<file path="flow/config.mk">
export PLATFORM = sky130hd
export DESIGN_NAME = cordic_pipeline
export DESIGN_NICKNAME = cordic_pipeline
export VERILOG_FILES = /design/flow/design.v
export SDC_FILE = /design/flow/constraint.sdc
export NUM_CORES = 4
export LEC_CHECK = 0
export CAP_MARGIN = 0
export CELL_PAD_IN_SITES_GLOBAL_PLACEMENT = 2
export CORE_MARGIN = 2
export CORE_UTILIZATION = 23
export CTS_CLUSTER_SIZE = 99
export GPL_ROUTABILITY_DRIVEN = 0
export GPL_TIMING_DRIVEN = 0
export MAX_ROUTING_LAYER = met4
export PLACE_DENSITY_LB_ADDON = 0.19
export SETUP_SLACK_MARGIN = 0.42
export SLEW_MARGIN = 20
export TNS_END_PERCENT = 65
</file>
<file path="flow/constraint.sdc">
create_clock -name core_clock -period 2.93 [get_ports {clk}]
set_input_delay 0.5860 -clock core_clock [delete_from_list [all_inputs] [get_ports {clk}]]
set_output_delay 0.5860 -clock core_clock [all_outputs]
set_load 0.01 [all_outputs]
</file>
<file path="flow/design.v">
`timescale 1ns / 1ps
module cordic_single_stage #(parameter m = 6, parameter n = 10, parameter iter_length = 4)(clk, x_in, y_in, z_in, i, atan, x_out, y_out, z_out);
	input clk;
	input signed [m + n - 1:0] x_in, y_in, z_in;
	input signed [m + n - 1:0] atan;
	input [iter_length - 1:0] i;
	output reg [m + n - 1:0] x_out, y_out, z_out;
	reg signed [1:0] d;	
	always @(posedge clk) begin
		d = z_in[m + n - 1] == 1'b0 ? 1 : -1;
		x_out <= x_in - d * (y_in >>> i);
		y_out <= y_in + d * (x_in >>> i);
		z_out <= z_in - d * atan;
	end
endmodule
`timescale 1ns / 1ps
module cordic_pipeline(clk, x0, y0, z0, out_x, out_y, out_z);
	parameter M = 6;
	parameter N = 10;
	parameter ITER_BIT = 4;
	parameter ITER_COUNT = 11;
	input clk;
	input signed [M + N - 1:0] x0;
	input signed [M + N - 1:0] y0;
	input signed [M + N - 1:0] z0;
	output signed [M + N - 1:0] out_x;
	output signed [M + N - 1:0] out_y;
	output signed [M + N - 1:0] out_z;
	reg signed [M + N - 1:0] atan_lut [ITER_COUNT:0];
	initial begin
		atan_lut[0] = 16'b0000001100100100;
		atan_lut[1] = 16'b0000000111011010;
		atan_lut[2] = 16'b0000000011111010;
		atan_lut[3] = 16'b0000000001111111;
		atan_lut[4] = 16'b0000000000111111;
		atan_lut[5] = 16'b0000000000011111;
		atan_lut[6] = 16'b0000000000001111;
		atan_lut[7] = 16'b0000000000000111;
		atan_lut[8] = 16'b0000000000000011;
		atan_lut[9] = 16'b0000000000000001;
		atan_lut[10] = 16'b0000000000000000;
		atan_lut[11] = 16'b0000000000000000;
	end
	wire signed [M + N - 1:0] x_values [ITER_COUNT:0];
	wire signed [M + N - 1:0] y_values [ITER_COUNT:0];
	wire signed [M + N - 1:0] z_values [ITER_COUNT:0];
	assign x_values[0] = x0;
	assign y_values[0] = y0;
	assign z_values[0] = z0;
	genvar i;
	generate
		for (i = 0; i < ITER_COUNT; i = i + 1)
			begin
				cordic_single_stage #(.m(M), .n(N), .iter_length(ITER_BIT)) stage (
					 .clk(clk), 
					 .x_in(x_values[i]), 
					 .y_in(y_values[i]), 
					 .z_in(z_values[i]), 
					 .i(i), 
					 .atan(atan_lut[i]), 
					 .x_out(x_values[i + 1]), 
					 .y_out(y_values[i + 1]), 
					 .z_out(z_values[i + 1])
				);
			end
	endgenerate
	assign out_x = x_values[ITER_COUNT];
	assign out_y = y_values[ITER_COUNT];
	assign out_z = z_values[ITER_COUNT];
endmodule
</file>
<file path="flow/run.sh">
#!/bin/bash
# the make line also repeats each setting of config.mk as NAME=value (left out here)
make -C /OpenROAD-flow-scripts/flow DESIGN_CONFIG=/design/flow/config.mk WORK_HOME=/design/flow/orfs CLKGATE_MAP_FILE= finish
</file>
==> results_slide.txt, run 1 <==
Flow Results at a Glance

Timing
  – Skew final: 0.0536 ns
  – Setup ws final: -0.400 ns
  – Relative slew slack: 0.561
  – RSZ-0062 raised after global routing: yes
  – # setup viols final: 119
  – Tmin final: 3.33 ns
  – Period utilisation layout: 1.14
  – Worst Tran Pin Value: 0.654 ns
  – Final slew viol count: 0
  – Final Hold Vio Count: 0
  – FMAX: 0.300 GHz

CTS
  – Worst-Skew Late Latency: 0.70 ns
  – CTS Buf Count: 76
  – TritonCTS clock tree: done
  – Sink Count: 528
  – Maximum clock path buffer count: 3
  – Clock Pin Slew Worst Setup and Hold Paths: 0.06 ns
  – H-tree levels: 3
  – Hold buffers post-CTS: 0
  – Clk root buf: clkbuf_16

Worst setup path
  – Crit path from: genblk1[4].stage.z_out[15]$_DFF_P_
  – R2R setup slack: -0.40 ns
  – Worst path slowest cell: fa_1
  – Crit path depth: 15
  – Max FO, Critical Path: 6
  – Critical path startpoint category: register
  – Critical path's largest stage delay: 0.49 ns
  – CP bufs+invs: 4
  – CP Cell Sequence: inv_4, clkbuf_16, buf_12, nor2_4, ha_4, fa_1, inv_2, ha_4, a21o_1, a21o_1, or3_1, a41o_1, a31o_2, a21oi_2, xnor2_1
  – Reg2Reg Depth: 15
  – CP arrival: 3.94 ns
  – WS Path Type: reg -> reg
  – Crit path capture type: register
  – Worst R2R Start: genblk1[4].stage.z_out[15]$_DFF_P_
  – Crit-path leading delay family: adder cells
  – Reg2reg end: genblk1[5].stage.x_out[14]$_DFF_P_
  – Setup crit end: genblk1[5].stage.x_out[14]$_DFF_P_
  – WP data required: 3.54 ns

Synthesis
  – Adder Share, Synth: 0.328
  – Yosys stat area: 44,400 µm²
  – Xor/xnor share: 0.0949
  – Synth unique cells: 79
  – Mapped Cells: 4,996
  – Mux share: 0.00634
  – Post-synth ARST share: 0
  – Floorplan net count: 6,068
  – Synth flops: 528
  – Yosys cell count: 4,996
  – Logic family by area: adder cells
  – Synth top cell by count: inv_1
  – And-or/or-and share of the synthesized area: 0.149
  – Basic Gates by Area: 0.106
  – Synth area leader: dfxtp_1
  – Top cells by count: inv_1 (832), ha_1 (787), dfxtp_1 (528), nor2_1 (416), a21oi_1 (348)
  – Mapped Area: 44,400 µm²
  – Register area share after synthesis: 0.238
  – Main area contributors: dfxtp_1 (24%), ha_1 (22%), fa_1 (11%)
  – EDFF count, synth: 0
  – Commonest flop: dfxtp_1
  – Yosys warning count: 13
  – Yosys top cell area share: 0.238
  – Syn avg cell area: 8.88 µm²

GRT
  – Largest net degree at the start of global routing: 18
  – GRT overflow: 0
  – Antenna violations before repair: 8
  – GRT Resource Usage Total: 0.127
  – First-pass GRT wire length: 195 mm
  – Number of global-route vias before repair: 36,040

Placed design
  – Post-DP HPWL: 92.2 mm
  – Placed insts: 7,618
  – Area after DPL: 50,100 µm²
  – Port bufs: 96

Finish
  – Non-filler cells, final: 8,143
  – Final instance area: 61,500 µm²
  – Final net count: 6,628
  – # fillers: 20,220
  – Layout area overhead: 38.6%

Hold path
  – Hold path cells: 0
  – Min-Delay Path Class: reg -> reg
  – Hold_sp: genblk1[9].stage.z_out[1]$_DFF_P_
  – Hold EP: genblk1[10].stage.z_out[1]$_DFF_P_

Floorplan
  – Die X: 443 µm
  – FP Util: 0.231
  – Core Footprint: 192,000 µm²
  – Die H: 443 µm
  – Chip Area: 196,000 µm²
  – Num rows: 161
  – Ports: 97

Detailed routing
  – DR WL/cell: 14.9 µm
  – First-pass DRT Iterations: 4
  – DR DRC count: 0
  – Vias per Instance: 4.20
  – Via count: 34,204
  – Post-route ant nets: 0
  – Drt total wl: 121 mm
  – DRT iter0 DRCs: 910

Job
  – Max Cap Viol: 0
  – OpenROAD warnings: 42

Outcome
  – Layout check failures: setup timing
  – Status: failed layout checks
==> per-layer routing <==
layer / wire length, µm / GRT usage / vias up
li1: - / - / 17805
met1: 55300 / 0.153 / 16006
met4: 2940 / 0.0366 / 0
met5: 0 / - / -
met2: 59800 / 0.222 / 240
met3: 2960 / 0.0169 / 153
==> per-stage QoR <==
step / setup TNS (ns) / utilization / hold WS (ns) / worst slack (ns)
floorplan: -3.61 / - / 0.310 / -0.517
global placement: -126.80 / 0.261 / 0.316 / -2.27
detailed placement: -89.93 / 0.261 / 0.313 / -1.35
CTS: -19.79 / 0.304 / 0.285 / -0.528
global route: -34.92 / 0.320 / 0.325 / -0.510
finish: -17.55 / 0.320 / 0.322 / -0.400
==> area by class of cell <==
| cell class | instances | area (µm²) | area share |
|---|---|---|---|
| Inverter | 836 | 3210 | 0.0521 |
| Antenna cell | 1 | 2.50 | 0.0000407 |
| Buffer | 71 | 643 | 0.0105 |
| Multi-Input combinational cell | 3561 | 36700 | 0.597 |
| Clock inverter | 24 | 330 | 0.00537 |
| Tap cell | 2526 | 3160 | 0.0514 |
| Clock buffer | 114 | 2320 | 0.0377 |
| Timing Repair Buffer | 482 | 4500 | 0.0731 |
| Sequential cell | 528 | 10600 | 0.173 |
==> timing repair <==
item                                    CTS  global route
endpoints found under the setup margin  317           302
setup buffers                           277           104
gates resized                           718           438
pin swaps                               407           386
gates cloned                              4             1
==> inputs of run 2 (changes only) <==
Settings changed: ABC_AREA from default to 0, CAP_MARGIN 0 to 10, CELL_PAD_IN_SITES_DETAIL_PLACEMENT from default to 1, CELL_PAD_IN_SITES_GLOBAL_PLACEMENT 2 to default, CORE_ASPECT_RATIO from default to 1.44, CORE_UTILIZATION 23 to 47, CTS_CLUSTER_SIZE 99 to default, GPL_ROUTABILITY_DRIVEN 0 to default, MAX_ROUTING_LAYER met4 to default, MIN_ROUTING_LAYER from default to met2, PLACE_DENSITY_LB_ADDON 0.19 to 0.16, SETUP_SLACK_MARGIN 0.42 to default, TNS_END_PERCENT 65 to 35.
Clock period 2.93 ns to 4.12 ns, I/O delays scaled along.
==> run 2 against run 1 <==
Net effect:
- the run now finishes clean
- global-route usage up 23 points
- clock skew decreased by 0.035 ns
- die size fell by 51%
- sequential share of layout area rose by 4.3 points
- fmax shrank 17%
- worst setup slack better by 0.51 ns
- cell area down 20%
- largest cell class unchanged
==> results_slide.txt, run 2 <==
Flow Results at a Glance

Outcome
  – Status: complete, no violations

Placed design
  – Port bufs: 96 (unchanged)
  – Placed insts: 6,325 (-17%)
  – Post-DP HPWL: 90.5 mm (-1.8%)
  – Final RePlAce weighted congestion: 1.00

Floorplan
  – Chip Area: 96,900 µm² (-51%)
  – Core Footprint: 93,900 µm² (-51%)
  – Num rows: 135 (-16%)
  – Die X: 260 µm (-41%)
  – Die H: 373 µm (-16%)
  – Ports: 97 (unchanged)
  – FP Util: 0.473 (+0.242)

Timing
  – Final slew viol count: 0 (unchanged)
  – FMAX: 0.249 GHz (-17%)
  – RSZ-0062 raised after global routing: yes
  – Skew final: 0.0183 ns (-0.0353 ns)
  – Tmin final: 4.01 ns (+0.684 ns)
  – Relative slew slack: 0.271 (-0.289)
  – Worst Tran Pin Value: 1.08 ns (+0.428 ns)
  – Period utilisation layout: 0.974 (-0.162)
  – Final Hold Vio Count: 0 (unchanged)
  – # setup viols final: 0 (-100%)

Worst setup path
  – R2R setup slack: 0.11 ns (+0.51 ns)
  – Top cell by count, worst path: ha_1
  – CP bufs+invs: 3 (-1)
  – Crit-path leading delay family: AND-OR/OR-AND gates
  – Critical path startpoint category: register
  – Critical path's largest stage delay: 0.45 ns (-0.04 ns)
  – CP Cell Sequence: inv_4, buf_2, nor2_1, ha_1, fa_1, inv_1, ha_1, o21a_1, o21ai_0, a21oi_1, and3_1, a211oi_4, a221oi_1, a211oi_1, xnor2_1
  – Setup crit end: genblk1[6].stage.x_out[15]$_DFF_P_
  – Reg2reg end: genblk1[6].stage.x_out[15]$_DFF_P_
  – Worst R2R Start: genblk1[5].stage.z_out[15]$_DFF_P_
  – Worst path slowest cell: dfxtp_4
  – WP data required: 4.69 ns (+1.15 ns)
  – WS Path Type: reg -> reg
  – CP arrival: 4.58 ns (+0.64 ns)
  – Max FO, Critical Path: 11 (+5)
  – Crit path from: genblk1[5].stage.z_out[15]$_DFF_P_
  – Reg2Reg Depth: 15 (unchanged)
  – Crit path capture type: register
  – Crit path depth: 15 (unchanged)

Synthesis
  – Post-synth ARST share: 0 (unchanged)
  – Main area contributors: dfxtp_1 (24%), ha_1 (22%), fa_1 (11%)
  – Register area share after synthesis: 0.238 (unchanged)
  – Syn avg cell area: 8.88 µm² (unchanged)
  – Mapped Cells: 4,996 (unchanged)
  – Logic family by area: adder cells
  – Yosys warning count: 13 (unchanged)
  – Mapped Area: 44,400 µm² (unchanged)
  – Adder Share, Synth: 0.328 (unchanged)
  – Xor/xnor share: 0.0949 (unchanged)
  – Synth unique cells: 79 (unchanged)
  – Floorplan net count: 6,068 (unchanged)
  – Yosys cell count: 4,996 (unchanged)
  – Mux share: 0.00634 (unchanged)
  – Synth top cell by count: inv_1
  – Basic Gates by Area: 0.106 (unchanged)
  – Yosys top cell area share: 0.238 (unchanged)
  – Synth flops: 528 (unchanged)
  – And-or/or-and share of the synthesized area: 0.149 (unchanged)
  – EDFF count, synth: 0 (unchanged)
  – Commonest flop: dfxtp_1
  – Yosys stat area: 44,400 µm² (unchanged)
  – Top cells by count: inv_1 (832), ha_1 (787), dfxtp_1 (528), nor2_1 (416), a21oi_1 (348)
  – Synth area leader: dfxtp_1

Detailed routing
  – DRT iter0 DRCs: 6,843 (+650%)
  – Vias per Instance: 7.35 (+75%)
  – Via count: 47,445 (+39%)
  – DR DRC count: 0 (unchanged)
  – First-pass DRT Iterations: 6 (+2)
  – DR WL/cell: 17.9 µm (+21%)
  – Post-route ant nets: 0 (unchanged)
  – Drt total wl: 116 mm (-4.3%)

CTS
  – Worst-Skew Late Latency: 0.66 ns (-0.04 ns)
  – Sink Count: 528 (unchanged)
  – CTS Buf Count: 57 (-25%)
  – TritonCTS clock tree: done
  – H-tree levels: 2 (-1)
  – Maximum clock path buffer count: 3 (unchanged)
  – Clock Pin Slew Worst Setup and Hold Paths: 0.06 ns (about the same)
  – Clk root buf: clkbuf_16
  – Hold buffers post-CTS: 0 (unchanged)

Hold path
  – Hold_sp: genblk1[1].stage.z_out[0]$_DFF_P_
  – Min-Delay Path Class: reg -> reg
  – Hold path cells: 0 (unchanged)
  – Hold EP: genblk1[2].stage.z_out[0]$_DFF_P_

Job
  – Max Cap Viol: 0 (unchanged)
  – OpenROAD warnings: 40 (-4.8%)

Finish
  – MI comb area: 30,600 µm² (-17%)
  – # fillers: 11,006 (-46%)
  – Final net count: 6,240 (-5.9%)
  – Register area: 10,600 µm² (about the same)
  – Layout area overhead: 11.1%
  – Non-filler cells, final: 6,456 (-21%)

GRT
  – First-pass GRT wire length: 186 mm (-4.6%)
  – Antenna violations before repair: 5 (-3)
  – GRT Resource Usage Total: 0.358 (+0.231)
  – Largest net degree at the start of global routing: 21 (+3)
  – Number of global-route vias before repair: 52,231 (+45%)
  – GRT overflow: 0 (unchanged)
## run 2: cell type report
| class | count | area share |
|---|---|---|
| multi-input cells | 3561 | 0.621 |
| flip-flops and latches | 528 | 0.215 |
| inverters | 836 | 0.0638 |
| clock buffers | 85 | 0.0343 |
| well taps | 1233 | 0.0313 |
| repair buffers | 113 | 0.0222 |
| plain buffers | 71 | 0.00617 |
| clock inverters | 19 | 0.00579 |
| diodes | 10 | 0.000508 |
## run 2: routing by layer
layer | vias up | track usage | share of wire
met5 | - | 0.00257 | 0.00048
met2 | 12026 | 0.510 | 0.59
met4 | 8 | 0.107 | 0.11
met3 | 1150 | 0.357 | 0.29
met1 | 17392 | - | 0
li1 | 16869 | - | -
## run 2: stage by stage
step | utilization | cell area (µm²) | setup TNS, ns | hold WS [ns] | worst slack (ns)
6_report | 0.525 | 49300 | 0 | 0.348 | 0.106
5_1_grt | 0.525 | 49300 | -0.0446 | 0.355 | -0.0242
4_1_cts | 0.522 | 49000 | 0 | 0.345 | 0.00370
3_5_place_dp | 0.499 | 46900 | -92.54 | 0.323 | -1.55
3_3_place_gp | 0.499 | 46900 | -80.55 | 0.316 | -1.52
2_1_floorplan | - | 44400 | 0 | 0.310 | 0.101
## run 2: what timing repair did
action | 4_1_cts | 5_1_grt
endpoints found under the setup margin | 184 | 70
hold endpoints to repair | 0 | 0
resized | 61 | 55
pin swaps | 1 | 9
buffers inserted | 7 | 9
==> inputs of run 3 (changes only) <==
Settings changed: ABC_AREA 0 to default, CAP_MARGIN 10 to 20, CELL_PAD_IN_SITES_DETAIL_PLACEMENT 1 to default, CORE_ASPECT_RATIO 1.44 to default, CORE_UTILIZATION 47 to 72, GPL_TIMING_DRIVEN 0 to default, MIN_ROUTING_LAYER met2 to default, PLACE_DENSITY_LB_ADDON 0.16 to default, SETUP_SLACK_MARGIN from default to -0.15, TNS_END_PERCENT 35 to default.
Clock period 4.12 ns to 2.77 ns, I/O delays scaled along.
==> run 3 against run 2 <==
Net effect:
- the run now fails in 5_1_grt
- synthesized cell count unchanged
- synthesized area is the same
- die size is 34% lower
==> results_slide.txt, run 3 <==
Run Summary

Synthesis
  – Mapped Area: 44,400 µm² (unchanged)
  – Mux share: 0.00634 (unchanged)
  – Top cells by count: inv_1 (832), ha_1 (787), dfxtp_1 (528), nor2_1 (416), a21oi_1 (348)
  – And-or/or-and share of the synthesized area: 0.149 (unchanged)
  – Mapped Cells: 4,996 (unchanged)
  – Commonest flop: dfxtp_1
  – Floorplan net count: 6,068 (unchanged)
  – Synth top cell by count: inv_1
  – Yosys warning count: 13 (unchanged)
  – Register area share after synthesis: 0.238 (unchanged)
  – EDFF count, synth: 0 (unchanged)
  – Synth area leader: dfxtp_1
  – Yosys stat area: 44,400 µm² (unchanged)
  – Yosys cell count: 4,996 (unchanged)
  – Syn avg cell area: 8.88 µm² (unchanged)
  – Basic Gates by Area: 0.106 (unchanged)
  – Xor/xnor share: 0.0949 (unchanged)
  – Synth flops: 528 (unchanged)
  – Logic family by area: adder cells
  – Adder Share, Synth: 0.328 (unchanged)
  – Main area contributors: dfxtp_1 (24%), ha_1 (22%), fa_1 (11%)
  – Synth unique cells: 79 (unchanged)
  – Yosys top cell area share: 0.238 (unchanged)
  – Post-synth ARST share: 0 (unchanged)

Floorplan
  – FP Util: 0.723 (+0.251)
  – Num rows: 91 (-33%)
  – Die X: 252 µm (-3.0%)
  – Chip Area: 63,600 µm² (-34%)
  – Die H: 252 µm (-32%)
  – Core Footprint: 61,400 µm² (-35%)
  – Ports: 97 (unchanged)

Placed design
  – Port bufs: 96 (unchanged)
  – Final RePlAce weighted congestion: 0.924 (-7.6%)
  – Area after DPL: 52,100 µm² (+11%)
  – Post-DP HPWL: 83.9 mm (-7.3%)

CTS
  – Maximum clock path buffer count: 3 (unchanged)
  – Clk root buf: clkbuf_16
  – Sink Count: 528 (unchanged)
  – Hold buffers post-CTS: 0 (unchanged)
  – CTS Buf Count: 59 (+3.5%)
  – H-tree levels: 2 (unchanged)

Outcome
  – Err: [ERROR DPL-0038] Utilization greater than 100%, impossible to legalize
  – Status: did not finish
  – Stopped at: 5_1_grt
-- run 3: what timing repair did --
action	in CTS
setup endpoints to repair	146
setup buffers	104
gates cloned	4
hold endpoints to repair	0
resized	469
pin swaps	271
-- run 3: stage by stage --
stage	instances	worst slack [ns]	TNS [ns]	util
after floorplan	4996	-0.646	-13.84	-
after CTS	6743	-0.402	-24.51	0.931
after detailed placement	6543	-1.23	-64.37	0.850
after global placement	6543	-1.21	-50.52	0.850
==> inputs of run 4 (changes only) <==
Settings changed: CELL_PAD_IN_SITES_DETAIL_PLACEMENT from default to 0, CELL_PAD_IN_SITES_GLOBAL_PLACEMENT from default to 3, CORE_ASPECT_RATIO from default to 1.15, CORE_UTILIZATION 72 to 62, CTS_CLUSTER_DIAMETER from default to 26, CTS_CLUSTER_SIZE from default to 69, PLACE_DENSITY_LB_ADDON from default to 0.26, SETUP_SLACK_MARGIN -0.15 to default, SLEW_MARGIN 20 to 30, TNS_END_PERCENT from default to 45.
Clock period 2.77 ns to 3.97 ns, I/O delays scaled along.
==> run 4 against run 3 <==
Net effect:
- the flow stops in 3_1_place_gp_skip_io
- synthesized cell count stayed put
- synthesized area unchanged
- die size grew 16%
==> results_slide.txt, run 4 <==
Run Summary

Outcome
  – Status: did not finish
  – Stopped at: 3_1_place_gp_skip_io
  – Err: [ERROR FLW-0024] Place density exceeds 1.0 (current PLACE_DENSITY_LB_ADDON =  0.26). Please check if the value of  PLACE_DENSITY_LB_ADDON is between 0 and 0.99.

Synthesis
  – EDFF count, synth: 0 (unchanged)
  – Xor/xnor share: 0.0949 (unchanged)
  – Yosys warning count: 13 (unchanged)
  – Logic family by area: adder cells
  – Adder Share, Synth: 0.328 (unchanged)
  – Yosys stat area: 44,400 µm² (unchanged)
  – Synth unique cells: 79 (unchanged)
  – Mapped Area: 44,400 µm² (unchanged)
  – Yosys cell count: 4,996 (unchanged)
  – Yosys top cell area share: 0.238 (unchanged)
  – Commonest flop: dfxtp_1
  – Mux share: 0.00634 (unchanged)
  – Basic Gates by Area: 0.106 (unchanged)
  – Post-synth ARST share: 0 (unchanged)
  – Main area contributors: dfxtp_1 (24%), ha_1 (22%), fa_1 (11%)
  – Synth flops: 528 (unchanged)
  – Synth area leader: dfxtp_1
  – Top cells by count: inv_1 (832), ha_1 (787), dfxtp_1 (528), nor2_1 (416), a21oi_1 (348)
  – Floorplan net count: 6,068 (unchanged)
  – Synth top cell by count: inv_1
  – Mapped Cells: 4,996 (unchanged)
  – And-or/or-and share of the synthesized area: 0.149 (unchanged)
  – Syn avg cell area: 8.88 µm² (unchanged)
  – Register area share after synthesis: 0.238 (unchanged)

Floorplan
  – Core Footprint: 71,100 µm² (+16%)
  – Num rows: 105 (+15%)
  – Chip Area: 73,700 µm² (+16%)
  – FP Util: 0.624 (-0.0987)
  – Die X: 253 µm (+0.48%)
  – Die H: 291 µm (+15%)
==> inputs of run 5 (changes only) <==
Settings changed: CELL_PAD_IN_SITES_DETAIL_PLACEMENT 0 to default, CELL_PAD_IN_SITES_GLOBAL_PLACEMENT 3 to default, CORE_ASPECT_RATIO 1.15 to default, CORE_UTILIZATION 62 to 72, CTS_CLUSTER_DIAMETER 26 to default, CTS_CLUSTER_SIZE 69 to default, PLACE_DENSITY_LB_ADDON 0.26 to default, SETUP_SLACK_MARGIN from default to -0.23, SLEW_MARGIN 30 to 20, TNS_END_PERCENT 45 to default.
Clock period 3.97 ns to 2.88 ns, I/O delays scaled along.
==> run 5 against run 4 <==
Net effect:
- the layout now fails its checks (setup timing)
- synthesized cell count stayed put
- die size is 14% lower
- synthesized area stayed put
==> results_slide.txt, run 5 <==
Flow Results at a Glance

Worst setup path
  – Critical path's largest stage delay: 0.94 ns
  – Critical path startpoint category: register
  – R2R setup slack: -1.19 ns
  – CP bufs+invs: 2
  – Crit path capture type: register
  – WS Path Type: reg -> reg
  – CP arrival: 4.58 ns
  – Reg2Reg Depth: 13
  – Reg2reg end: genblk1[6].stage.y_out[13]$_DFF_P_
  – Worst path slowest cell: o21ai_1
  – Crit path depth: 13
  – Worst R2R Start: genblk1[5].stage.z_out[15]$_DFF_P_
  – CP Cell Sequence: inv_8, buf_4, nor2_1, fa_1, ha_1, o21a_1, o21ai_1, a21oi_1, o21ai_0, nand2b_1, a21oi_1, o21ai_0, xor2_1
  – Setup crit end: genblk1[6].stage.y_out[13]$_DFF_P_
  – Crit-path leading delay family: AND-OR/OR-AND gates
  – Max FO, Critical Path: 7
  – WP data required: 3.39 ns
  – Crit path from: genblk1[5].stage.z_out[15]$_DFF_P_

Synthesis
  – Main area contributors: dfxtp_1 (24%), ha_1 (22%), fa_1 (11%)
  – Mapped Cells: 4,996 (unchanged)
  – And-or/or-and share of the synthesized area: 0.149 (unchanged)
  – Post-synth ARST share: 0 (unchanged)
  – Yosys warning count: 13 (unchanged)
  – EDFF count, synth: 0 (unchanged)
  – Top cells by count: inv_1 (832), ha_1 (787), dfxtp_1 (528), nor2_1 (416), a21oi_1 (348)
  – Synth area leader: dfxtp_1
  – Yosys stat area: 44,400 µm² (unchanged)
  – Syn avg cell area: 8.88 µm² (unchanged)
  – Register area share after synthesis: 0.238 (unchanged)
  – Floorplan net count: 6,068 (unchanged)
  – Synth flops: 528 (unchanged)
  – Synth unique cells: 79 (unchanged)
  – Mapped Area: 44,400 µm² (unchanged)
  – Adder Share, Synth: 0.328 (unchanged)
  – Logic family by area: adder cells
  – Mux share: 0.00634 (unchanged)
  – Yosys cell count: 4,996 (unchanged)
  – Commonest flop: dfxtp_1
  – Yosys top cell area share: 0.238 (unchanged)
  – Synth top cell by count: inv_1
  – Basic Gates by Area: 0.106 (unchanged)
  – Xor/xnor share: 0.0949 (unchanged)

Timing
  – Final Hold Vio Count: 0
  – Tmin final: 4.07 ns
  – Skew final: 0.0441 ns
  – Setup ws final: -1.19 ns
  – Worst Tran Pin Value: 1.23 ns
  – FMAX: 0.246 GHz
  – Relative slew slack: 0.175
  – RSZ-0062 raised after global routing: yes
  – Period utilisation layout: 1.41
  – # setup viols final: 207
  – Final slew viol count: 0

Detailed routing
  – Vias per Instance: 6.29
  – Via count: 41,882
  – Drt total wl: 148 mm
  – DR WL/cell: 22.2 µm
  – DR DRC count: 0
  – Post-route ant nets: 0
  – DRT iter0 DRCs: 4,016
  – First-pass DRT Iterations: 17

CTS
  – TritonCTS clock tree: done
  – CTS Buf Count: 59
  – Clock Pin Slew Worst Setup and Hold Paths: 0.06 ns
  – Clk root buf: clkbuf_16
  – Worst-Skew Late Latency: 0.66 ns
  – Sink Count: 528
  – H-tree levels: 2
  – Maximum clock path buffer count: 3
  – Hold buffers post-CTS: 0

Placed design
  – Placed insts: 6,472
  – Post-DP HPWL: 81.4 mm
  – Worst slack at placement: -1.17 ns
  – Port bufs: 96
  – Final RePlAce weighted congestion: 0.914

Floorplan
  – Die H: 252 µm (-13%)
  – FP Util: 0.723 (+0.0987)
  – Ports: 97
  – Core Footprint: 61,400 µm² (-14%)
  – Chip Area: 63,600 µm² (-14%)
  – Die X: 252 µm (-0.48%)
  – Num rows: 91 (-13%)

Job
  – Max Cap Viol: 0
  – OpenROAD warnings: 44

Finish
  – Non-filler cells, final: 6,654
  – Core Util, Final: 0.917
  – Register area: 10,600 µm²
  – Layout area overhead: 26.9%
  – MI comb area: 32,900 µm²
  – # fillers: 2,430
  – Final net count: 6,886

GRT
  – First-pass GRT wire length: 186 mm
  – GRT overflow: 0
  – Antenna violations before repair: 5
  – GRT Resource Usage Total: 0.355
  – Number of global-route vias before repair: 39,619
  – Largest net degree at the start of global routing: 21

Hold path
  – Hold path cells: 0
  – Hold EP: genblk1[10].stage.z_out[0]$_DFF_P_
  – Min-Delay Path Class: reg -> reg
  – Hold_sp: genblk1[9].stage.z_out[0]$_DFF_P_

Outcome
  – Layout check failures: setup timing
  – Status: failed layout checks
run 5: layout make-up:
type	instances	share of cell area
antenna	2	0.0000889
clock buffer	79	0.0305
clock inverter	30	0.00527
inverter	836	0.0572
multi-input combinational	3561	0.584
sequential	528	0.188
tap	790	0.0176
timing repair buffer	824	0.117
timing repair inverter	4	0.000556
run 5: routing by layer:
metal  global-route usage  up-vias  routed length, µm
met2                0.657     2636              69300
met4                0.204       14              14500
met5                    0        -                229
met3               0.0510     1254              14300
li1                     -    18317                  -
met1                0.386    19661              49200
run 5: timing repair:
item / in CTS / in global routing
pin swaps: 86 / 206
buffers inserted: 50 / 47
endpoints found under the setup margin: 94 / 130
gates resized: 189 / 355
cloned: 2 / 3
run 5: stage by stage:
step	area (µm²)	TNS (ns)	hold slack, ns
final	56300	-56.38	0.337
after global routing	56300	-73.86	0.339
after CTS	54300	-20.87	0.334
after detailed placement	51300	-54.42	0.314
after global placement	51300	-45.13	0.313
after floorplan	44700	-12.03	0.310
==> inputs of run 6 (changes only) <==
Settings changed: CORE_UTILIZATION 72 to 52, SETUP_SLACK_MARGIN -0.23 to default.
Clock period 2.88 ns to 3.63 ns, I/O delays scaled along.
==> run 6 against run 5 <==
Net effect:
- now clean on timing, DRC and antenna
- worst hold slack worse by 0.017 ns
- worst setup slack improved by 1.3 ns
- fmax increased by 16%
- clock skew down 0.016 ns
- synthesized area stayed put
- synthesized cell count unchanged
==> results_slide.txt, run 6 <==
Flow Results at a Glance

CTS
  – Hold buffers post-CTS: 0 (unchanged)
  – Clk root buf: clkbuf_16
  – Sink Count: 528 (unchanged)
  – Worst-Skew Late Latency: 0.62 ns (-0.04 ns)
  – Maximum clock path buffer count: 3 (unchanged)
  – CTS Buf Count: 66 (+12%)
  – TritonCTS clock tree: done
  – H-tree levels: 3 (+1)
  – Clock Pin Slew Worst Setup and Hold Paths: 0.06 ns (about the same)

Synthesis
  – Synth area leader: dfxtp_1
  – Top cells by count: inv_1 (832), ha_1 (787), dfxtp_1 (528), nor2_1 (416), a21oi_1 (348)
  – Basic Gates by Area: 0.106 (unchanged)
  – Yosys top cell area share: 0.238 (unchanged)
  – Synth top cell by count: inv_1
  – Floorplan net count: 6,068 (unchanged)
  – Main area contributors: dfxtp_1 (24%), ha_1 (22%), fa_1 (11%)
  – Xor/xnor share: 0.0949 (unchanged)
  – Mapped Area: 44,400 µm² (unchanged)
  – Yosys stat area: 44,400 µm² (unchanged)
  – Register area share after synthesis: 0.238 (unchanged)
  – Post-synth ARST share: 0 (unchanged)
  – Syn avg cell area: 8.88 µm² (unchanged)
  – Adder Share, Synth: 0.328 (unchanged)
  – Synth flops: 528 (unchanged)
  – Logic family by area: adder cells
  – And-or/or-and share of the synthesized area: 0.149 (unchanged)
  – Mapped Cells: 4,996 (unchanged)
  – Mux share: 0.00634 (unchanged)
  – Commonest flop: dfxtp_1
  – EDFF count, synth: 0 (unchanged)
  – Yosys cell count: 4,996 (unchanged)
  – Synth unique cells: 79 (unchanged)
  – Yosys warning count: 13 (unchanged)

Detailed routing
  – Via count: 32,888 (-21%)
  – First-pass DRT Iterations: 7 (-10)
  – DRT iter0 DRCs: 1,223 (-70%)
  – Drt total wl: 91.7 mm (-38%)
  – Vias per Instance: 5.13 (-19%)
  – DR DRC count: 0 (unchanged)
  – Post-route ant nets: 0 (unchanged)
  – DR WL/cell: 14.3 µm (-36%)

Worst setup path
  – Crit path from: genblk1[4].stage.z_out[15]$_DFF_P_
  – WP data required: 4.18 ns (+0.79 ns)
  – CP bufs+invs: 3 (+1)
  – Crit-path leading delay family: AND-OR/OR-AND gates
  – Critical path startpoint category: register
  – Crit path capture type: register
  – Worst R2R Start: genblk1[4].stage.z_out[15]$_DFF_P_
  – Critical path's largest stage delay: 0.48 ns (-0.46 ns)
  – WS Path Type: reg -> reg
  – Max FO, Critical Path: 6 (-1)
  – Crit path depth: 15 (+2)
  – Worst path slowest cell: fa_1
  – Reg2reg end: genblk1[5].stage.x_out[14]$_DFF_P_
  – Setup crit end: genblk1[5].stage.x_out[14]$_DFF_P_
  – Top cell by count, worst path: ha_1
  – Reg2Reg Depth: 15 (+2)
  – CP Cell Sequence: clkinvlp_4, buf_4, nor2_1, ha_1, fa_1, inv_1, ha_1, a21o_1, a21oi_2, o21bai_1, o31a_1, a41o_1, a31o_2, a21oi_1, xnor2_1
  – R2R setup slack: 0.13 ns (+1.31 ns)
  – CP arrival: 4.05 ns (-0.53 ns)

Timing
  – # setup viols final: 0 (-100%)
  – Final hold slack: 0.320 ns (-0.0167 ns)
  – Final setup TNS: 0 ns (+56.38 ns)
  – Skew final: 0.0282 ns (-0.0159 ns)
  – FMAX: 0.286 GHz (+16%)
  – Worst Tran Pin Value: 0.591 ns (-0.639 ns)
  – RSZ-0062 raised after global routing: yes
  – Relative slew slack: 0.604 (+0.429)
  – Final slew viol count: 0 (unchanged)
  – Period utilisation layout: 0.965 (-0.447)
  – Final Hold Vio Count: 0 (unchanged)
  – Tmin final: 3.50 ns (-0.564 ns)

Placed design
  – Port bufs: 96 (unchanged)
  – Post-DP HPWL: 76.0 mm (-6.7%)
  – Final RePlAce weighted congestion: 0.842 (-8.0%)
  – Area after DPL: 47,500 µm² (-7.5%)

Floorplan
  – Chip Area: 87,700 µm² (+38%)
  – Die X: 296 µm (+17%)
  – Die H: 296 µm (+17%)
  – Core Footprint: 84,900 µm² (+38%)
  – FP Util: 0.523 (-0.200)
  – Num rows: 107 (+18%)
  – Ports: 97 (unchanged)

Hold path
  – Hold EP: genblk1[10].stage.z_out[0]$_DFF_P_
  – Hold path cells: 0 (unchanged)
  – Min-Delay Path Class: reg -> reg
  – Hold_sp: genblk1[9].stage.z_out[0]$_DFF_P_

GRT
  – GRT Resource Usage Total: 0.216 (-0.139)
  – Number of global-route vias before repair: 32,273 (-19%)
  – Antenna violations before repair: 1 (-4)
  – Largest net degree at the start of global routing: 21 (unchanged)
  – GRT overflow: 0 (unchanged)
  – First-pass GRT wire length: 156 mm (-16%)

Finish
  – Final net count: 6,290 (-8.7%)
  – Final instance area: 49,900 µm² (-11%)
  – Core Util, Final: 0.588 (-0.329)
  – # fillers: 7,767 (+220%)
  – Layout area overhead: 12.4%

Job
  – OpenROAD warnings: 40 (-9.1%)
  – Max Cap Viol: 0 (unchanged)

Outcome
  – Status: complete, no violations
[run 6: layout make-up]
class                           count  area [µm²]  area share
Clock inverter                     25         283     0.00567
Tap cell                         1144        1430      0.0287
Timing Repair Buffer              225        1990      0.0398
Sequential cell                   528       10600       0.212
Inverter                          836        3150      0.0632
Multi-Input combinational cell   3561       30500       0.612
Antenna cell                        1        2.50   0.0000502
Clock buffer                       94        1910      0.0383
[run 6: timing repair]
item / in CTS / in global routing
buffers inserted: 0 / 8
resized: 4 / 50
pin swaps: 0 / 9
endpoints found under the setup margin: 4 / 45
[run 6: stage by stage]
stage,std cells,worst slack (ns)
floorplan,4996,0.0134
global placement,6286,-0.613
detailed placement,6286,-0.650
CTS,6405,0.0165
global route,6413,-0.0260
finish,6414,0.129
[run 6: metal layers]
metal	track usage	part of all wire
met4	0.0439	0.017
met1	0.271	0.46
met5	0	0
met2	0.393	0.49
met3	0.0282	0.029
==> inputs of run 7 (changes only) <==
Settings changed: CORE_UTILIZATION 52 to 72, CTS_CLUSTER_DIAMETER from default to 221.
Clock period 3.63 ns to 2.9 ns, I/O delays scaled along.
==> run 7 against run 6 <==
Net effect:
- the flow now stops in 5_1_grt
- die size shrank 27%
- synthesized area is the same
- synthesized cell count is the same
==> results_slide.txt, run 7 <==
Run Summary

Synthesis
  – Floorplan net count: 6,068 (unchanged)
  – Synth top cell by count: inv_1
  – Yosys warning count: 13 (unchanged)
  – Mapped Cells: 4,996 (unchanged)
  – Mapped Area: 44,400 µm² (unchanged)
  – EDFF count, synth: 0 (unchanged)
  – Xor/xnor share: 0.0949 (unchanged)
  – Logic family by area: adder cells
  – Register area share after synthesis: 0.238 (unchanged)
  – Yosys stat area: 44,400 µm² (unchanged)
  – Yosys top cell area share: 0.238 (unchanged)
  – Top cells by count: inv_1 (832), ha_1 (787), dfxtp_1 (528), nor2_1 (416), a21oi_1 (348)
  – Synth unique cells: 79 (unchanged)
  – Synth flops: 528 (unchanged)
  – Yosys cell count: 4,996 (unchanged)
  – Commonest flop: dfxtp_1
  – And-or/or-and share of the synthesized area: 0.149 (unchanged)
  – Adder Share, Synth: 0.328 (unchanged)
  – Synth area leader: dfxtp_1
  – Main area contributors: dfxtp_1 (24%), ha_1 (22%), fa_1 (11%)
  – Basic Gates by Area: 0.106 (unchanged)
  – Mux share: 0.00634 (unchanged)
  – Syn avg cell area: 8.88 µm² (unchanged)
  – Post-synth ARST share: 0 (unchanged)

CTS
  – Hold buffers post-CTS: 0 (unchanged)
  – Sink Count: 528 (unchanged)
  – Clk root buf: clkbuf_16
  – H-tree levels: 2 (-1)
  – Maximum clock path buffer count: 3 (unchanged)
  – CTS Buf Count: 59 (-11%)

Placed design
  – Final RePlAce weighted congestion: 0.899 (+6.8%)
  – Area after DPL: 50,900 µm² (+7.3%)
  – Post-DP HPWL: 80.8 mm (+6.3%)
  – Port bufs: 96 (unchanged)

Floorplan
  – Core Footprint: 61,400 µm² (-28%)
  – Num rows: 91 (-15%)
  – Ports: 97 (unchanged)
  – Die X: 252 µm (-15%)
  – Die H: 252 µm (-15%)
  – FP Util: 0.723 (+0.200)
  – Chip Area: 63,600 µm² (-27%)

GRT
  – GRT Resource Usage Total: 0.955
  – GRT overflow: 3,512

Outcome
  – Stopped at: 5_1_grt
  – Status: did not finish
  – Err: [ERROR GRT-0232] Routing congestion too high. Check the congestion heatmap in the GUI.
-- run 7: per-layer routing --
layer,track usage,GRT overflow
met5,0.515,7
met4,1.10,912
met3,0.775,47
met2,1.19,2497
met1,0.858,49
-- run 7: metrics by stage --
step	std cells	setup WS, ns	TNS (ns)
floorplan	4996	-0.542	-4.30
global placement	6365	-1.12	-30.55
detailed placement	6365	-1.14	-36.59
CTS	6569	-0.345	-7.59
-- run 7: what timing repair did --
item	in CTS
endpoints found under the setup margin	141
buffers inserted	96
endpoints found under the hold margin	0
pin swaps	324
gates resized	527
cloned	5
==> inputs of run 8 (changes only) <==
Settings changed: CORE_ASPECT_RATIO from default to 0.5, CORE_UTILIZATION 72 to 66, CTS_CLUSTER_DIAMETER 221 to 370, CTS_CLUSTER_SIZE from default to 49, PLACE_DENSITY_LB_ADDON from default to 0.0, SETUP_SLACK_MARGIN from default to 0.26.
Clock period 2.9 ns to 2.16 ns, I/O delays scaled along.
==> run 8 against run 7 <==
Net effect:
- the flow again stops in 5_1_grt
- synthesized cell count stayed put
- synthesized area unchanged
- die size is 9.1% higher
==> results_slide.txt, run 8 <==
Run Summary

Outcome
  – Status: did not finish
  – Err: [ERROR GRT-0232] Routing congestion too high. Check the congestion heatmap in the GUI.
  – Stopped at: 5_1_grt

Synthesis
  – Floorplan net count: 6,068 (unchanged)
  – Logic family by area: adder cells
  – Xor/xnor share: 0.0949 (unchanged)
  – Mapped Area: 44,400 µm² (unchanged)
  – Yosys cell count: 4,996 (unchanged)
  – Yosys warning count: 13 (unchanged)
  – And-or/or-and share of the synthesized area: 0.149 (unchanged)
  – Adder Share, Synth: 0.328 (unchanged)
  – Syn avg cell area: 8.88 µm² (unchanged)
  – Register area share after synthesis: 0.238 (unchanged)
  – Post-synth ARST share: 0 (unchanged)
  – Yosys top cell area share: 0.238 (unchanged)
  – Commonest flop: dfxtp_1
  – Synth area leader: dfxtp_1
  – Top cells by count: inv_1 (832), ha_1 (787), dfxtp_1 (528), nor2_1 (416), a21oi_1 (348)
  – Synth flops: 528 (unchanged)
  – Synth top cell by count: inv_1
  – Mapped Cells: 4,996 (unchanged)
  – Yosys stat area: 44,400 µm² (unchanged)
  – Main area contributors: dfxtp_1 (24%), ha_1 (22%), fa_1 (11%)
  – Basic Gates by Area: 0.106 (unchanged)
  – Synth unique cells: 79 (unchanged)
  – EDFF count, synth: 0 (unchanged)
  – Mux share: 0.00634 (unchanged)

Floorplan
  – Ports: 97 (unchanged)
  – Chip Area: 69,500 µm² (+9.1%)
  – Die X: 371 µm (+47%)
  – Num rows: 67 (-26%)
  – FP Util: 0.665 (-0.0581)
  – Die H: 187 µm (-26%)
  – Core Footprint: 66,700 µm² (+8.7%)

Placed design
  – Final RePlAce weighted congestion: 0.944 (+5.0%)
  – Placed insts: 7,153 (+12%)
  – Port bufs: 96 (unchanged)
  – Post-DP HPWL: 90.1 mm (+12%)

CTS
  – Maximum clock path buffer count: 3 (unchanged)
  – Sink Count: 528 (unchanged)
  – H-tree levels: 1 (-1)
  – CTS Buf Count: 14 (-76%)
  – Clk root buf: clkbuf_16
  – Hold buffers post-CTS: 0 (unchanged)

GRT
  – GRT overflow: 35
  – GRT Resource Usage Total: 0.689
[run 8: through the flow]
stage	setup slack (ns)	utilization	area, µm²	setup TNS [ns]
2_1_floorplan	-1.13	-	47000	-114.80
3_3_place_gp	-1.74	0.867	57900	-179.60
3_5_place_dp	-1.82	0.867	57900	-202.62
4_1_cts	-0.926	0.907	60500	-163.84
[run 8: repair_timing]
item	4_1_cts
gates resized	348
setup buffers	80
hold endpoints to repair	0
setup endpoints to repair	461
gates cloned	3
pin swaps	200
[run 8: per-layer routing]
layer,global-route usage,overflow
met1,0.640,0
met2,0.928,9
met3,0.473,10
met4,0.766,16
met5,0.225,0
==> inputs of run 9 (changes only) <==
Settings changed: CORE_ASPECT_RATIO 0.5 to default, CORE_MARGIN 2 to 4, CORE_UTILIZATION 66 to 31, CTS_CLUSTER_DIAMETER 370 to default, CTS_CLUSTER_SIZE 49 to default, PLACE_DENSITY_LB_ADDON 0.0 to default, SETUP_SLACK_MARGIN 0.26 to default.
Clock period 2.16 ns to 4.0 ns, I/O delays scaled along.
==> run 9 against run 8 <==
Net effect:
- now clean on timing, DRC and antenna
- synthesized area is the same
- die size grew 110%
- synthesized cell count unchanged
==> results_slide.txt, run 9 <==
Flow Results at a Glance

Synthesis
  – And-or/or-and share of the synthesized area: 0.149 (unchanged)
  – Post-synth ARST share: 0 (unchanged)
  – Main area contributors: dfxtp_1 (24%), ha_1 (22%), fa_1 (11%)
  – Xor/xnor share: 0.0949 (unchanged)
  – Mux share: 0.00634 (unchanged)
  – Floorplan net count: 6,068 (unchanged)
  – Commonest flop: dfxtp_1
  – Mapped Area: 44,400 µm² (unchanged)
  – Synth unique cells: 79 (unchanged)
  – Logic family by area: adder cells
  – Top cells by count: inv_1 (832), ha_1 (787), dfxtp_1 (528), nor2_1 (416), a21oi_1 (348)
  – Yosys cell count: 4,996 (unchanged)
  – Register area share after synthesis: 0.238 (unchanged)
  – EDFF count, synth: 0 (unchanged)
  – Basic Gates by Area: 0.106 (unchanged)
  – Yosys top cell area share: 0.238 (unchanged)
  – Yosys warning count: 13 (unchanged)
  – Adder Share, Synth: 0.328 (unchanged)
  – Synth flops: 528 (unchanged)
  – Syn avg cell area: 8.88 µm² (unchanged)
  – Synth top cell by count: inv_1
  – Mapped Cells: 4,996 (unchanged)
  – Synth area leader: dfxtp_1
  – Yosys stat area: 44,400 µm² (unchanged)

Worst setup path
  – WP data required: 4.58 ns
  – CP bufs+invs: 3
  – R2R setup slack: 0.23 ns
  – CP Cell Sequence: clkdlybuf4s50_1, inv_1, nor2_1, ha_1, fa_1, inv_1, ha_1, a21o_1, a21oi_2, o21bai_1, a2111o_1, and3_4, a311o_1, a21oi_1, o22a_1
  – Max FO, Critical Path: 4
  – Worst R2R Start: genblk1[4].stage.z_out[15]$_DFF_P_
  – Crit path depth: 15
  – Critical path's largest stage delay: 0.57 ns
  – Setup crit end: genblk1[0].stage.x_out[12]$_DFF_P_
  – WS Path Type: in -> reg
  – Crit path from: z0[15]
  – Reg2Reg Depth: 15
  – Reg2reg end: genblk1[5].stage.x_out[14]$_DFF_P_
  – CP arrival: 4.43 ns
  – Crit path capture type: register
  – Critical path startpoint category: input pin
  – Crit-path leading delay family: AND-OR/OR-AND gates
  – Worst path slowest cell: clkdlybuf4s50_1

CTS
  – Clk root buf: clkbuf_16
  – Clock Pin Slew Worst Setup and Hold Paths: 0.06 ns
  – Worst-Skew Late Latency: 0.63 ns
  – CTS Buf Count: 66 (+52)
  – Maximum clock path buffer count: 3 (unchanged)
  – TritonCTS clock tree: done
  – Hold buffers post-CTS: 0 (unchanged)
  – H-tree levels: 3 (+2)
  – Sink Count: 528 (unchanged)

Placed design
  – Final RePlAce weighted congestion: 0.868 (-8.0%)
  – Port bufs: 96 (unchanged)
  – Worst slack at placement: -0.476 ns (+1.34 ns)
  – Placed insts: 6,989 (-2.3%)
  – Post-DP HPWL: 73.3 mm (-19%)

Floorplan
  – FP Util: 0.313 (-0.352)
  – Chip Area: 149,000 µm² (+110%)
  – Ports: 97 (unchanged)
  – Die H: 386 µm (+110%)
  – Die X: 386 µm (+4.2%)
  – Core Footprint: 142,000 µm² (+110%)
  – Num rows: 138 (+110%)

Timing
  – Final hold slack: 0.324 ns
  – Final Hold Vio Count: 0
  – Relative slew slack: 0.526
  – # setup viols final: 0
  – Tmin final: 3.86 ns
  – Setup ws final: 0.142 ns
  – RSZ-0062 raised after global routing: no
  – Final setup TNS: 0 ns
  – Period utilisation layout: 0.965
  – Skew final: 0.0308 ns
  – Worst Tran Pin Value: 0.702 ns
  – FMAX: 0.259 GHz
  – Final slew viol count: 0

Hold path
  – Hold path cells: 0
  – Hold_sp: genblk1[1].stage.z_out[0]$_DFF_P_
  – Min-Delay Path Class: reg -> reg
  – Hold EP: genblk1[2].stage.z_out[0]$_DFF_P_

Detailed routing
  – Via count: 32,357
  – DR WL/cell: 12.3 µm
  – Drt total wl: 87.6 mm
  – Ant. Diodes: 0
  – First-pass DRT Iterations: 5
  – Post-route ant nets: 0
  – Vias per Instance: 4.55
  – DR DRC count: 0
  – DRT iter0 DRCs: 1,200

Finish
  – Layout area overhead: 13.5%
  – MI comb area: 30,400 µm²
  – Final net count: 6,239
  – Register area: 10,600 µm²
  – # fillers: 14,635
  – Non-filler cells, final: 7,106

GRT
  – GRT overflow: 0
  – Antenna violations before repair: 2
  – GRT Resource Usage Total: 0.120
  – Largest net degree at the start of global routing: 28
  – First-pass GRT wire length: 151 mm
  – Number of global-route vias before repair: 32,314

Job
  – OpenROAD warnings: 39
  – Max Cap Viol: 0

Outcome
  – Status: complete, no violations
==> run 9: metal layers <==
metal  wire length (µm)  part of all wire  GRT usage
met1              39200              0.45      0.144
met2              42800              0.49      0.217
met3               2690             0.031     0.0185
met4               2840             0.032     0.0406
met5                 14           0.00016          0
==> run 9: final cells by class <==
class | count | share of cell area
Sequential cell | 528 | 0.210
Clock inverter | 25 | 0.00735
Timing Repair Buffer | 174 | 0.0312
Clock buffer | 92 | 0.0384
Inverter | 836 | 0.0624
Multi-Input combinational cell | 3561 | 0.604
Tap cell | 1890 | 0.0470
==> run 9: timing repair <==
item,4_1_cts,5_1_grt
buffers inserted,0,0
endpoints found under the setup margin,0,2
gates resized,0,2
==> run 9: metrics by stage <==
| step | util | area (µm²) |
|---|---|---|
| 2_1_floorplan | - | 44400 |
| 4_1_cts | 0.355 | 50300 |
| 5_1_grt | 0.355 | 50400 |
| 6_report | 0.355 | 50400 |
| 3_3_place_gp | 0.339 | 48000 |
| 3_5_place_dp | 0.339 | 48000 |
==> inputs of run 10 (changes only) <==
Settings changed: CORE_MARGIN 4 to 2, CORE_UTILIZATION 31 to 72, PLACE_DENSITY from default to 0.66, SETUP_SLACK_MARGIN from default to 0.42.
Clock period 4.0 ns to 3.32 ns, I/O delays scaled along.
==> run 10 against run 9 <==
Net effect:
- the layout now fails its checks (setup timing)
- largest cell class unchanged
- utilization grew 55 points
- synthesized cell count stayed put
- die size shrank 57%
- highest routed layer unchanged
- flip-flop count did not move
- global-route usage increased by 22 points
- register-to-register slack got worse by 0.64 ns
- via count rose by 23%
- worst setup slack worse by 0.56 ns
- sequential share of layout area fell by 1.9 points
==> results_slide.txt, run 10 <==
Flow Results at a Glance

Outcome
  – Status: failed layout checks
  – Layout check failures: setup timing

Synthesis
  – Synth flops: 528 (unchanged)
  – Post-synth ARST share: 0 (unchanged)
  – Register area share after synthesis: 0.238 (unchanged)
  – Yosys top cell area share: 0.238 (unchanged)
  – Yosys cell count: 4,996 (unchanged)
  – And-or/or-and share of the synthesized area: 0.149 (unchanged)
  – Mux share: 0.00634 (unchanged)
  – Syn avg cell area: 8.88 µm² (unchanged)
  – Mapped Area: 44,400 µm² (unchanged)
  – Commonest flop: dfxtp_1
  – Main area contributors: dfxtp_1 (24%), ha_1 (22%), fa_1 (11%)
  – EDFF count, synth: 0 (unchanged)
  – Yosys stat area: 44,400 µm² (unchanged)
  – Synth unique cells: 79 (unchanged)
  – Adder Share, Synth: 0.328 (unchanged)
  – Yosys warning count: 13 (unchanged)
  – Synth area leader: dfxtp_1
  – Basic Gates by Area: 0.106 (unchanged)
  – Floorplan net count: 6,068 (unchanged)
  – Logic family by area: adder cells
  – Mapped Cells: 4,996 (unchanged)
  – Xor/xnor share: 0.0949 (unchanged)
  – Top cells by count: inv_1 (832), ha_1 (787), dfxtp_1 (528), nor2_1 (416), a21oi_1 (348)
  – Synth top cell by count: inv_1

Timing
  – Tmin final: 3.73 ns
  – Skew final: 0.0344 ns (+0.00361 ns)
  – Relative slew slack: 0.439 (-0.0875)
  – Final slew viol count: 0 (unchanged)
  – Setup ws final: -0.414 ns (-0.556 ns)
  – FMAX: 0.268 GHz
  – Worst Tran Pin Value: 0.840 ns (+0.138 ns)
  – # setup viols final: 20 (+20)
  – RSZ-0062 raised after global routing: yes
  – Final hold slack: 0.329 ns (+0.00516 ns)
  – Period utilisation layout: 1.12 (+0.160)
  – Final Hold Vio Count: 0 (unchanged)

Placed design
  – Placed insts: 6,001 (-14%)
  – Port bufs: 96 (unchanged)
  – Post-DP HPWL: 75.4 mm (+2.8%)
  – Final RePlAce weighted congestion: 0.899 (+3.6%)
  – Area after DPL: 48,200 µm² (+0.23%)

Worst setup path
  – Critical path's largest stage delay: 0.86 ns (+0.29 ns)
  – Critical path startpoint category: register
  – WS Path Type: reg -> reg
  – Worst path slowest cell: dfxtp_1
  – Max FO, Critical Path: 3 (-1)
  – Crit path depth: 10 (-5)
  – Crit-path leading delay family: AND-OR/OR-AND gates
  – WP data required: 3.85 ns (-0.73 ns)
  – Reg2Reg Depth: 10 (-5)
  – CP bufs+invs: 0 (-3)
  – Reg2reg end: genblk1[5].stage.y_out[14]$_DFF_P_
  – R2R setup slack: -0.41 ns (-0.64 ns)
  – Setup crit end: genblk1[5].stage.y_out[14]$_DFF_P_
  – CP Cell Sequence: fa_2, ha_4, or2_4, a21oi_2, o21bai_2, a2111o_1, nor3b_1, a2111oi_2, a21oi_1, xor2_1
  – Crit path capture type: register
  – CP arrival: 4.27 ns (-0.16 ns)
  – Crit path from: genblk1[4].stage.x_out[9]$_DFF_P_
  – Worst R2R Start: genblk1[4].stage.x_out[9]$_DFF_P_

Detailed routing
  – DR WL/cell: 22.2 µm (+80%)
  – First-pass DRT Iterations: 9 (+4)
  – Vias per Instance: 6.29 (+38%)
  – Post-route ant nets: 0 (unchanged)
  – Via count: 39,808 (+23%)
  – Drt total wl: 140 mm (+60%)
  – DR DRC count: 0 (unchanged)
  – DRT iter0 DRCs: 3,232 (+170%)

CTS
  – Hold buffers post-CTS: 0 (unchanged)
  – CTS Buf Count: 58 (-12%)
  – Clock Pin Slew Worst Setup and Hold Paths: 0.07 ns (about the same)
  – H-tree levels: 2 (-1)
  – Sink Count: 528 (unchanged)
  – Maximum clock path buffer count: 3 (unchanged)
  – TritonCTS clock tree: done
  – Worst-Skew Late Latency: 0.65 ns (+0.02 ns)
  – Clk root buf: clkbuf_16

GRT
  – GRT overflow: 0 (unchanged)
  – Antenna violations before repair: 5 (+3)
  – First-pass GRT wire length: 178 mm (+18%)
  – GRT Resource Usage Total: 0.340 (+0.221)
  – Largest net degree at the start of global routing: 23 (-18%)
  – Number of global-route vias before repair: 37,235 (+15%)

Floorplan
  – Chip Area: 63,600 µm² (-57%)
  – Core Footprint: 61,400 µm² (-57%)
  – Ports: 97 (unchanged)
  – Die X: 252 µm (-35%)
  – Die H: 252 µm (-35%)
  – Num rows: 91 (-34%)
  – FP Util: 0.723 (+0.410)

Hold path
  – Hold_sp: genblk1[1].stage.z_out[0]$_DFF_P_
  – Hold EP: genblk1[2].stage.z_out[0]$_DFF_P_
  – Hold path cells: 0 (unchanged)
  – Min-Delay Path Class: reg -> reg

Job
  – OpenROAD warnings: 44 (+13%)
  – Max Cap Viol: 0 (unchanged)

Finish
  – Layout area overhead: 25.3%
  – Final net count: 6,555 (+5.1%)
  – Non-filler cells, final: 6,325 (-11%)
  – Final instance area: 55,600 µm² (+10%)
[run 10: what timing repair did]
item,CTS,global route
resized,374,390
pin swaps,217,314
setup buffers,115,90
endpoints found under the setup margin,145,184
gates cloned,4,3
[run 10: cell type report]
class	count	area, µm²
tap	790	988
sequential	528	10600
timing repair inverter	5	68.8
multi-input combinational	3561	34200
fill	2567	5780
clock inverter	35	539
clock buffer	75	1660
timing repair buffer	493	4270
inverter	836	3240
antenna	2	5.00
[run 10: stage by stage]
step / setup WS [ns] / setup TNS [ns] / utilization
final: -0.414 / -2.17 / 0.906
after global placement: -0.795 / -8.71 / 0.785
after floorplan: -0.199 / -0.379 / -
after CTS: 0.0387 / 0 / 0.864
after global routing: -0.360 / -2.67 / 0.906
after detailed placement: -0.852 / -10.37 / 0.785
[run 10: per-layer routing]
metal | GRT usage | wire, µm | part of all wire | vias up
li1 | - | - | - | 17665
met5 | 0 | 23 | 0.00016 | -
met4 | 0.182 | 13800 | 0.099 | 4
met1 | 0.380 | 47400 | 0.34 | 18758
met3 | 0.0473 | 11700 | 0.083 | 1098
met2 | 0.627 | 67300 | 0.48 | 2283
==> inputs of run 11 (changes only) <==
Settings changed: ABC_AREA from default to 0, CTS_CLUSTER_DIAMETER from default to 400, CTS_CLUSTER_SIZE from default to 100, HOLD_SLACK_MARGIN from default to -0.04, PLACE_DENSITY 0.66 to default, SETUP_SLACK_MARGIN 0.42 to default.
Clock period 3.32 ns to 2.62 ns, I/O delays scaled along.
==> run 11 against run 10 <==
Net effect:
- the flow now stops in 5_1_grt
- die size is the same
- synthesized cell count is the same
- synthesized area is the same
==> results_slide.txt, run 11 <==
Run Summary

Outcome
  – Status: did not finish
  – Stopped at: 5_1_grt
  – Err: [ERROR DPL-0038] Utilization greater than 100%, impossible to legalize

Synthesis
  – Syn avg cell area: 8.88 µm² (unchanged)
  – And-or/or-and share of the synthesized area: 0.149 (unchanged)
  – Synth unique cells: 79 (unchanged)
  – Xor/xnor share: 0.0949 (unchanged)
  – Synth top cell by count: inv_1
  – Commonest flop: dfxtp_1
  – Adder Share, Synth: 0.328 (unchanged)
  – Logic family by area: adder cells
  – Synth area leader: dfxtp_1
  – Register area share after synthesis: 0.238 (unchanged)
  – EDFF count, synth: 0 (unchanged)
  – Top cells by count: inv_1 (832), ha_1 (787), dfxtp_1 (528), nor2_1 (416), a21oi_1 (348)
  – Yosys warning count: 13 (unchanged)
  – Floorplan net count: 6,068 (unchanged)
  – Mapped Area: 44,400 µm² (unchanged)
  – Mux share: 0.00634 (unchanged)
  – Synth flops: 528 (unchanged)
  – Mapped Cells: 4,996 (unchanged)
  – Main area contributors: dfxtp_1 (24%), ha_1 (22%), fa_1 (11%)
  – Basic Gates by Area: 0.106 (unchanged)
  – Post-synth ARST share: 0 (unchanged)
  – Yosys top cell area share: 0.238 (unchanged)
  – Yosys cell count: 4,996 (unchanged)
  – Yosys stat area: 44,400 µm² (unchanged)

Floorplan
  – Die X: 252 µm (unchanged)
  – Core Footprint: 61,400 µm² (unchanged)
  – Die H: 252 µm (unchanged)
  – FP Util: 0.723 (unchanged)
  – Num rows: 91 (unchanged)
  – Ports: 97 (unchanged)
  – Chip Area: 63,600 µm² (unchanged)

CTS
  – Maximum clock path buffer count: 3 (unchanged)
  – CTS Buf Count: 9 (-84%)
  – Clk root buf: clkbuf_16
  – H-tree levels: 1 (-1)
  – Sink Count: 528 (unchanged)

Placed design
  – Final RePlAce weighted congestion: 0.900 (+0.13%)
  – Area after DPL: 53,800 µm² (+12%)
  – Post-DP HPWL: 86.3 mm (+14%)
  – Port bufs: 96 (unchanged)
  – Worst slack at placement: -1.44 ns (-0.585 ns)
  – Placed insts: 6,656 (+11%)
-- run 11: stage by stage --
step	utilization	hold WS, ns
floorplan	-	0.310
detailed placement	0.877	0.318
global placement	0.877	0.314
CTS	0.945	0.286
-- run 11: timing repair --
action,CTS
resized,609
pin swaps,405
setup buffers,152
setup endpoints to repair,227
cloned,5
hold buffers,0
